==> inputs of job 6292 <==
==> flow/design.v <==
`timescale 1ns / 1ps
module Baud_Rate_Generator(
    input clk,
    input reset,
    output reg tx_clk,
    output reg rx_clk
    );
    reg [12:0] Counter_tx;
    reg [8:0] Counter_rx;
    always@(posedge clk)
    begin
        if(reset)
        begin
            Counter_tx <= 0;
            tx_clk <= 0;
        end
        else
        begin
            if(Counter_tx == 13'd5208)
            begin
                Counter_tx <= 0;
                tx_clk <= 1;
            end
            else
            begin
                Counter_tx <= Counter_tx + 1;
                tx_clk <= 0;
            end
        end
    end
    always@(posedge clk)
    begin
        if(reset)
        begin
            Counter_rx <= 0;
            rx_clk <= 0;
        end
        else
        begin
            if(Counter_rx == 9'd324)
            begin
                Counter_rx <= 0;
                rx_clk <= 1;
            end
            else
            begin
                Counter_rx <= Counter_rx + 1;
                rx_clk <= 0;
            end
        end
    end
endmodule
`timescale 1ns / 1ps
module synchronizer #(parameter width = 5)(
    input [width-1:0] data_in,
    input clk,
    input ce,
    input reset,
    output reg [width-1:0] data_out
    );
    reg [width-1:0] sync0;
    always@(posedge clk)
    begin
        if(reset)
        begin
            sync0 <= 0;
            data_out <= 0;
        end
        else if(ce)
        begin
            sync0 <= data_in;
            data_out <= sync0;
        end
    end
endmodule
`timescale 1ns / 1ps
module FIFO_wptr #(parameter FIFO_addr = 5)(
    input [FIFO_addr-1:0] rd_ptr_gr_syn,
    input clk,
    input wr_ce,
    input wr_en,
    input wr_reset,
    output wire [FIFO_addr-1:0] wr_ptr_gr,
    output reg [FIFO_addr-1:0] wr_ptr,
    output wire full,
    output reg wr_full
    );
    wire [FIFO_addr-1:0] rd_ptr;
    always@(posedge clk or posedge wr_reset)
    begin
        if(wr_reset)
        begin
            wr_ptr <= 0;
        end
        else if(wr_ce)
        begin
            if(wr_en && !full)
            begin
                wr_ptr <= wr_ptr + 1;
            end
        end
    end
    always@(posedge clk or posedge wr_reset)
    begin
        if(wr_reset)
        begin
            wr_full <= 0;
        end
        else if(wr_ce)
        begin
            wr_full <= full; 
        end
    end
    assign wr_ptr_gr = wr_ptr ^ (wr_ptr >> 1); 
    assign rd_ptr[FIFO_addr-1] = rd_ptr_gr_syn[FIFO_addr-1];
    genvar i;
    generate
        for(i=0;i<FIFO_addr-1;i=i+1)
        begin : g2b
            assign rd_ptr[i] = rd_ptr[i+1] ^ rd_ptr_gr_syn[i];
        end
    endgenerate
    assign full =   (wr_ptr[FIFO_addr-2:0] == rd_ptr[FIFO_addr-2:0]) &&
                    (wr_ptr[FIFO_addr-1]!=rd_ptr[FIFO_addr-1]);
endmodule
`timescale 1ns / 1ps
module FIFO_rptr #(parameter FIFO_addr = 5)(
    input [FIFO_addr-1:0] wr_ptr_gr_syn,
    input clk,
    input rd_ce,
    input rd_en,
    input rd_reset,
    output wire [FIFO_addr-1:0] rd_ptr_gr,
    output reg [FIFO_addr-1:0] rd_ptr,
    output wire rd_empty
    );
    reg empty;
    wire [FIFO_addr-1:0] wr_ptr;
    always@(posedge clk or posedge rd_reset)
    begin
        if(rd_reset)
        begin
            rd_ptr <= 0;
        end
        else if(rd_ce)
        begin
            if(rd_en && !rd_empty)
            begin
                rd_ptr <= rd_ptr + 1;
            end
        end
    end
    always@(posedge clk or posedge rd_reset)
    begin
        if(rd_reset)
        begin
            empty <= 0;
        end
        else if(rd_ce)
        begin
            empty <= rd_empty; 
        end
    end
    assign rd_ptr_gr = rd_ptr ^ (rd_ptr >> 1); 
    assign wr_ptr[FIFO_addr-1] = wr_ptr_gr_syn[FIFO_addr-1];
    genvar i;
    generate
        for(i=0;i<FIFO_addr-1;i=i+1)
        begin : g2b
            assign wr_ptr[i] = wr_ptr[i+1] ^ wr_ptr_gr_syn[i];
        end
    endgenerate
    assign rd_empty = (wr_ptr == rd_ptr) ? 1'b1 : 1'b0;
endmodule
`timescale 1ns / 1ps
module FIFO_mem #(parameter FIFO_Width = 8, parameter FIFO_Depth = 16,
            parameter FIFO_addr = 5)(
    input clk,
    input wr_ce,
    input wr_en,
    input wr_full,
    input wr_reset,
    input [FIFO_Width-1:0] wr_data,
    input [FIFO_addr-1:0] wr_ptr,
    input rd_ce,
    input rd_en,
    input rd_reset,
    input [FIFO_addr-1:0] rd_ptr,
    output reg [FIFO_Width-1:0] rd_data
    );
    wire wr_en_s;
    reg [FIFO_Width-1:0] mem [0:FIFO_Depth-1];
    integer i;
    assign wr_en_s = wr_en & ~wr_full;
    always@(posedge clk or posedge wr_reset)
    begin
        if(wr_reset)
        begin
            for(i=0;i<FIFO_Depth;i=i+1)
            begin
                mem[i] <= 0;
            end
        end
        else if(wr_ce)
        begin
            if(wr_en_s)
            begin
                mem[wr_ptr[FIFO_addr-2:0]] <= wr_data;
            end
        end
    end
    always@(posedge clk or posedge rd_reset)
    begin
        if(rd_reset)
        begin
            rd_data <= 0;
        end
        else if(rd_ce)
        begin
            if(rd_en)
            begin
                rd_data <= mem[rd_ptr[FIFO_addr-2:0]];
            end
        end
    end
endmodule
`timescale 1ns / 1ps
module FIFO #(  parameter FIFO_WIDTH = 8,
                parameter FIFO_DEPTH = 16,
                parameter FIFO_addr = 5)
    (
    input clk,
    input wr_ce,rd_ce,
    input wr_reset,rd_reset,
    input wr_en,rd_en,
    input [FIFO_WIDTH-1 : 0] data_in,
    output wire full,empty,
    output wire [FIFO_WIDTH-1:0] data_out
    );
    wire [FIFO_addr-1:0] wr_ptr_gr,wr_ptr,rd_ptr_gr,rd_ptr,wr_ptr_gr_syn,rd_ptr_gr_syn;
    wire full_now;
    FIFO_wptr F0 (  .rd_ptr_gr_syn(rd_ptr_gr_syn), .clk(clk), .wr_ce(wr_ce),
                    .wr_en(wr_en), .wr_reset(wr_reset),
                    .wr_ptr_gr(wr_ptr_gr), .wr_ptr(wr_ptr),
                    .full(full_now), .wr_full(full));
    synchronizer F1 (.data_in(wr_ptr_gr), .clk(clk), .ce(rd_ce), .reset(rd_reset),
                        .data_out(wr_ptr_gr_syn));
    FIFO_rptr F2 (  .wr_ptr_gr_syn(wr_ptr_gr_syn), .clk(clk), .rd_ce(rd_ce),
                    .rd_en(rd_en), .rd_reset(rd_reset),
                    .rd_ptr_gr(rd_ptr_gr), .rd_ptr(rd_ptr),
                    .rd_empty(empty));
    synchronizer F3 (.data_in(rd_ptr_gr), .clk(clk), .ce(wr_ce), .reset(wr_reset),
                        .data_out(rd_ptr_gr_syn));
    FIFO_mem F4 (   .clk(clk), .wr_ce(wr_ce), .rd_ce(rd_ce),
                    .wr_reset(wr_reset), .rd_reset(rd_reset),
                    .wr_en(wr_en), .rd_en(rd_en), .wr_full(full_now),
                    .wr_ptr(wr_ptr), .rd_ptr(rd_ptr),
                    .wr_data(data_in), .rd_data(data_out));
endmodule
`timescale 1ns / 1ps
module UART_TX #(   parameter Width = 8,
                    parameter Depth = 16,
                    parameter Addr = 5)(
    input clk,
    input tx_ce,
    input reset,
    input tx_start,
    input [7:0] tx_data,
    output tx_busy,
    output reg tx_serial
    );
    localparam  IDLE = 3'b000,
                START = 3'b001,
                DATA = 3'b010,
  				PARITY = 3'b011,
                STOP = 3'b100;
    reg [2:0] state, next_state;
    reg [2:0] count;
    reg [7:0] data_reg;
  	wire parity_bit;
    always@(posedge clk or posedge reset)
    begin
        if(reset)
        begin
            state <= IDLE;
        end
        else if(tx_ce)
        begin
            state <= next_state;
        end
    end
    always@(*)
    begin
        case(state)
            IDLE:   next_state = tx_start ? START : IDLE;
            START:  next_state = DATA;
          	DATA:   next_state = (count == 7) ? PARITY : DATA;
          	PARITY:	next_state = STOP;
            STOP:   next_state = IDLE;
            default:next_state = IDLE;
        endcase
    end
    always@(posedge clk or posedge reset)
    begin
        if(reset)
        begin
            count <= 0;
            data_reg <= 0;
        end
        else if(tx_ce)
        begin
            case(state)
                IDLE:   begin
                            count <= 0;
                            data_reg <= 0;
                        end
                START:  begin
                            count <= 0;
                            data_reg <= tx_data;
                        end
                DATA:   begin
                            count <= count + 1'b1;
                        end
                STOP:   begin
                            count <= 0;
                        end
                default:count <= 0;
            endcase
        end
    end
    always@(posedge clk or posedge reset)
    begin
        if(reset)
        begin
            tx_serial <= 1;
        end
        else if(tx_ce)
        begin
            case(state)
                IDLE:   begin
                            tx_serial <= 1'b1;
                        end
                START:  begin
                            tx_serial <= 1'b0; 
                        end
                DATA:   begin
                            tx_serial <= data_reg[count]; 
                        end
              	PARITY:	begin
                  			tx_serial <= parity_bit; 
                		end
                STOP:   begin
                            tx_serial <= 1'b1; 
                        end
                default:tx_serial <= 1'b1;
            endcase
        end
    end
    assign parity_bit = ^data_reg; 
    assign tx_busy = (state != IDLE);
endmodule
`timescale 1ns / 1ps
module UART_RX #(   parameter Width = 8,
                    parameter Depth = 16,
                    parameter Addr = 5)(
    input clk,
    input rx_ce,
    input reset,
    input rx_serial,
    output rx_busy,
    output [7:0] rx_data,
    output reg rx_done
    );
    localparam  IDLE = 3'b000,
                START = 3'b001,
                DATA = 3'b010,
                HOLD1 = 3'b011,
                HOLD2 = 3'b100,
  				PARITY = 3'b101,
                STOP = 3'b110;
    reg [2:0] state, next_state;
    reg [2:0] count;
    reg [7:0] data_reg;
    reg [7:0] sample_cnt;
  	wire parity_bit;
    always@(posedge clk or posedge reset)
    begin
        if(reset)
        begin
            state <= IDLE;
        end
        else if(rx_ce)
        begin
            state <= next_state;
        end
    end
    always@(*)
    begin
        case(state)
            IDLE:   next_state = rx_serial ? IDLE : START;
            START:  next_state = (sample_cnt == 16) ? DATA : START;
          	DATA:   next_state = ((count == 7) && (sample_cnt == 16)) ? PARITY : DATA;
          	PARITY:	next_state = (sample_cnt == 16) ? ((parity_bit != rx_serial) ? IDLE : STOP) : PARITY;  
            STOP:   next_state = (sample_cnt == 16) ? (rx_serial ? IDLE : STOP) : STOP;
            default:next_state = IDLE;
        endcase
    end
    always@(posedge clk or posedge reset)
    begin
        if(reset)
        begin
            data_reg <= 8'd0;
            rx_done <= 1'b0;
            count <= 0;
        end
        else if(rx_ce)
        begin
            rx_done <= 0;
            if((state == DATA || state == START) && sample_cnt == 16)
            begin
                count <= count + 1;
                data_reg <= {rx_serial,data_reg[7:1]};
            end
            else if((state == STOP) && sample_cnt == 16)
            begin
                if(rx_serial)  
                begin
                    rx_done <= 1'b1;  
                end
                else
                begin
                    rx_done <= 1'b0;
                end
            end
        end
    end
    always@(posedge clk or posedge reset)
    begin
        if(reset)
        begin
            sample_cnt <= 0;
        end
        else if(rx_ce)
        begin
            if(sample_cnt == 16)
            begin
                sample_cnt <= 0;
            end
            else if(state == IDLE)
                sample_cnt <= 0;
            else
            begin
                sample_cnt <= sample_cnt + 1;
            end
        end
    end
    assign parity_bit = ^data_reg; 
    assign rx_busy = (state != IDLE);
	assign rx_data = data_reg;
endmodule
`timescale 1ns / 1ps
module UART_FIFO(
    input clk,
    input reset,
    input [7:0] data_in,
    input data_valid,
    output [7:0] data_out
    );
    wire tx_clk, rx_clk;
    wire tx_fifo_full, tx_fifo_empty;
    wire rx_fifo_full, rx_fifo_empty;
    wire tx_busy,rx_busy; 
    wire rx_done;
    wire [7:0] tx_fifo_data_out;
    wire [7:0] rx_data;
    wire serial_data;
    reg tx_start;
    wire tx_fifo_wr_en;
    reg tx_fifo_rd_en;
    reg rx_fifo_wr_en;
    wire rx_fifo_rd_en;
    assign tx_fifo_wr_en = data_valid;
    assign rx_fifo_rd_en = ~rx_fifo_empty;
    always@(posedge clk or posedge reset)
    begin
        if(reset)
        begin
            tx_start <= 0;
            tx_fifo_rd_en <= 0;
        end
        else if(tx_clk)
        begin
            if((tx_fifo_empty==0)&&(tx_busy==0)&&(tx_start==0))
            begin
                tx_start <= 1'b1;
                tx_fifo_rd_en <= 1'b1;
            end
            else
            begin
                tx_start <= 1'b0;
                tx_fifo_rd_en <= 1'b0;
            end
        end
    end
    always@(posedge clk or posedge reset)
    begin
        if(reset)
        begin
            rx_fifo_wr_en <= 0;
        end
        else if(rx_clk)
        begin
            rx_fifo_wr_en <= ~rx_fifo_full & rx_done;
        end
    end
    Baud_Rate_Generator m0 (.clk(clk), .reset(reset),
                .tx_clk(tx_clk), .rx_clk(rx_clk));
    UART_TX m1 (.clk(clk), .tx_ce(tx_clk), .reset(reset),
                .tx_start(tx_start), .tx_data(tx_fifo_data_out),
                .tx_busy(tx_busy), .tx_serial(serial_data));
    FIFO m2 (.clk(clk), .wr_ce(1'b1), .rd_ce(tx_clk),  
                .wr_reset(reset), .rd_reset(reset),
                .wr_en(tx_fifo_wr_en), .rd_en(tx_fifo_rd_en),
                .data_in(data_in),
                .full(tx_fifo_full), .empty(tx_fifo_empty),
                .data_out(tx_fifo_data_out));
    UART_RX m3 (.clk(clk), .rx_ce(rx_clk), .reset(reset),
                .rx_serial(serial_data),
                .rx_busy(rx_busy), .rx_data(rx_data),
                .rx_done(rx_done));
    FIFO m4 (.clk(clk), .wr_ce(rx_clk), .rd_ce(1'b1),  
                .wr_reset(reset), .rd_reset(reset),
                .wr_en(rx_fifo_wr_en), .rd_en(rx_fifo_rd_en),
                .data_in(rx_data),
                .full(rx_fifo_full), .empty(rx_fifo_empty),
                .data_out(data_out));
endmodule
==> flow/run.sh <==
#!/bin/bash
# the make line also repeats each setting of config.mk as NAME=value (left out here)
make -C /OpenROAD-flow-scripts/flow DESIGN_CONFIG=/design/flow/config.mk WORK_HOME=/design/flow/orfs CLKGATE_MAP_FILE= finish
==> flow/config.mk <==
export PLATFORM = sky130hd
export DESIGN_NAME = UART_FIFO
export DESIGN_NICKNAME = UART_FIFO
export VERILOG_FILES = /design/flow/design.v
export SDC_FILE = /design/flow/constraint.sdc
export NUM_CORES = 4
export LEC_CHECK = 0
export CAP_MARGIN = 20
export CELL_PAD_IN_SITES_DETAIL_PLACEMENT = 0
export CELL_PAD_IN_SITES_GLOBAL_PLACEMENT = 0
export CORE_ASPECT_RATIO = 0.91
export CORE_MARGIN = 2
export CORE_UTILIZATION = 72
export CTS_CLUSTER_DIAMETER = 38
export GPL_ROUTABILITY_DRIVEN = 1
export PLACE_DENSITY_LB_ADDON = 0.2
export SETUP_SLACK_MARGIN = 1.01
export SLEW_MARGIN = 0
==> flow/constraint.sdc <==
create_clock -name core_clock -period 3.43 [get_ports {clk}]
set_input_delay 0.6860 -clock core_clock [delete_from_list [all_inputs] [get_ports {clk}]]
set_output_delay 0.6860 -clock core_clock [all_outputs]
set_load 0.01 [all_outputs]
==> inputs of job 6913, as changes to job 6292 <==
==> flow/config.mk (replaced) <==
export PLATFORM = sky130hd
export DESIGN_NAME = UART_FIFO
export DESIGN_NICKNAME = UART_FIFO
export VERILOG_FILES = /design/flow/design.v
export SDC_FILE = /design/flow/constraint.sdc
export NUM_CORES = 4
export LEC_CHECK = 0
export CAP_MARGIN = 20
export CORE_MARGIN = 2
export CORE_UTILIZATION = 69
export CTS_CLUSTER_SIZE = 98
export SLEW_MARGIN = 20
==> flow/constraint.sdc (replaced) <==
create_clock -name core_clock -period 18.5 [get_ports {clk}]
set_input_delay 3.7000 -clock core_clock [delete_from_list [all_inputs] [get_ports {clk}]]
set_output_delay 3.7000 -clock core_clock [all_outputs]
set_load 0.01 [all_outputs]
==> notes <==
- Combinational power: job 6913 is smaller than job 6292 (84%).
- Against job 6913, the non-clock buffer count of job 6292 is higher by 45.
- In job 6292 the worst setup slack is worse than in job 6913, by 12 ns.
- Between job 6292 and job 6913, the lower via count is in job 6913 (gap about 10%, measured against job 6913).
- Of job 6913 and job 6292, job 6913 has the higher die area (gap about 4%, measured against job 6292).
- The clock power of job 6292 is 6.5 times that of job 6913.
- The sequential power of job 6292 is 5.5 times that of job 6913.
- Between job 6292 and job 6913, the lower routed wire length is in job 6913 (gap 21%, measured against job 6913).
- In job 6913 the critical path depth is lower than in job 6292, by 2.
- Of job 6292 and job 6913, job 6292 has the higher global-route usage (gap 4.2 points).
- Between job 6913 and job 6292, the lower total power is in job 6913 (gap 83%, measured against job 6292).
==> figures <==
metric                                                                      job 6292                   job 6913
Wire length of the first global-routing pass                                 70.8 mm                    66.5 mm
Part of the total power dissipated in combinational logic                      20.7%                      20.2%
Type of the worst setup path                                    register to register     input port to register
Vertical die size                                                        157 microns                168 microns
Total core area                                                          25000 sq um                26200 sq um
Final worst-path setup slack                                                0.939 ns                   13.26 ns
Share of power burned in the clock network                                     36.0%                      33.1%
Tap cells                                                                        342                        335
Detailed Place HPWL                                                          27.4 mm                    25.5 mm
Setup crit start kind                                                       register                 input port
Switching share of power                                                       30.9%                      29.1%
Worst min-delay path startpoint                            m4.F1.sync0[0]$_SDFF_PP0_  m4.F1.sync0[4]$_SDFF_PP0_
Stages on the worst setup path                                                     6                          4
Slew at the pin closest to its max-slew limit                               0.797 ns                    1.03 ns
RSZ-0062 raised after global routing                                            true                      false
Status                                                      timing/DRC/antenna clean   timing/DRC/antenna clean
Total area of sequential cells                                            9680 sq um                 9670 sq um
M1 GR Usage                                                                    43.0%                      39.1%
Final-layout clock buffer total                                                   54                         64
Final hold slack                                                            0.438 ns                   0.436 ns
Fin area                                                                 21500 sq um                20200 sq um
Overall Power                                                               14200 uW                    2390 uW
Endpoint required time on the critical path                                  3.87 ns                   18.91 ns
Power figures rest on the tool's default switching activity, not on a simulated workload.
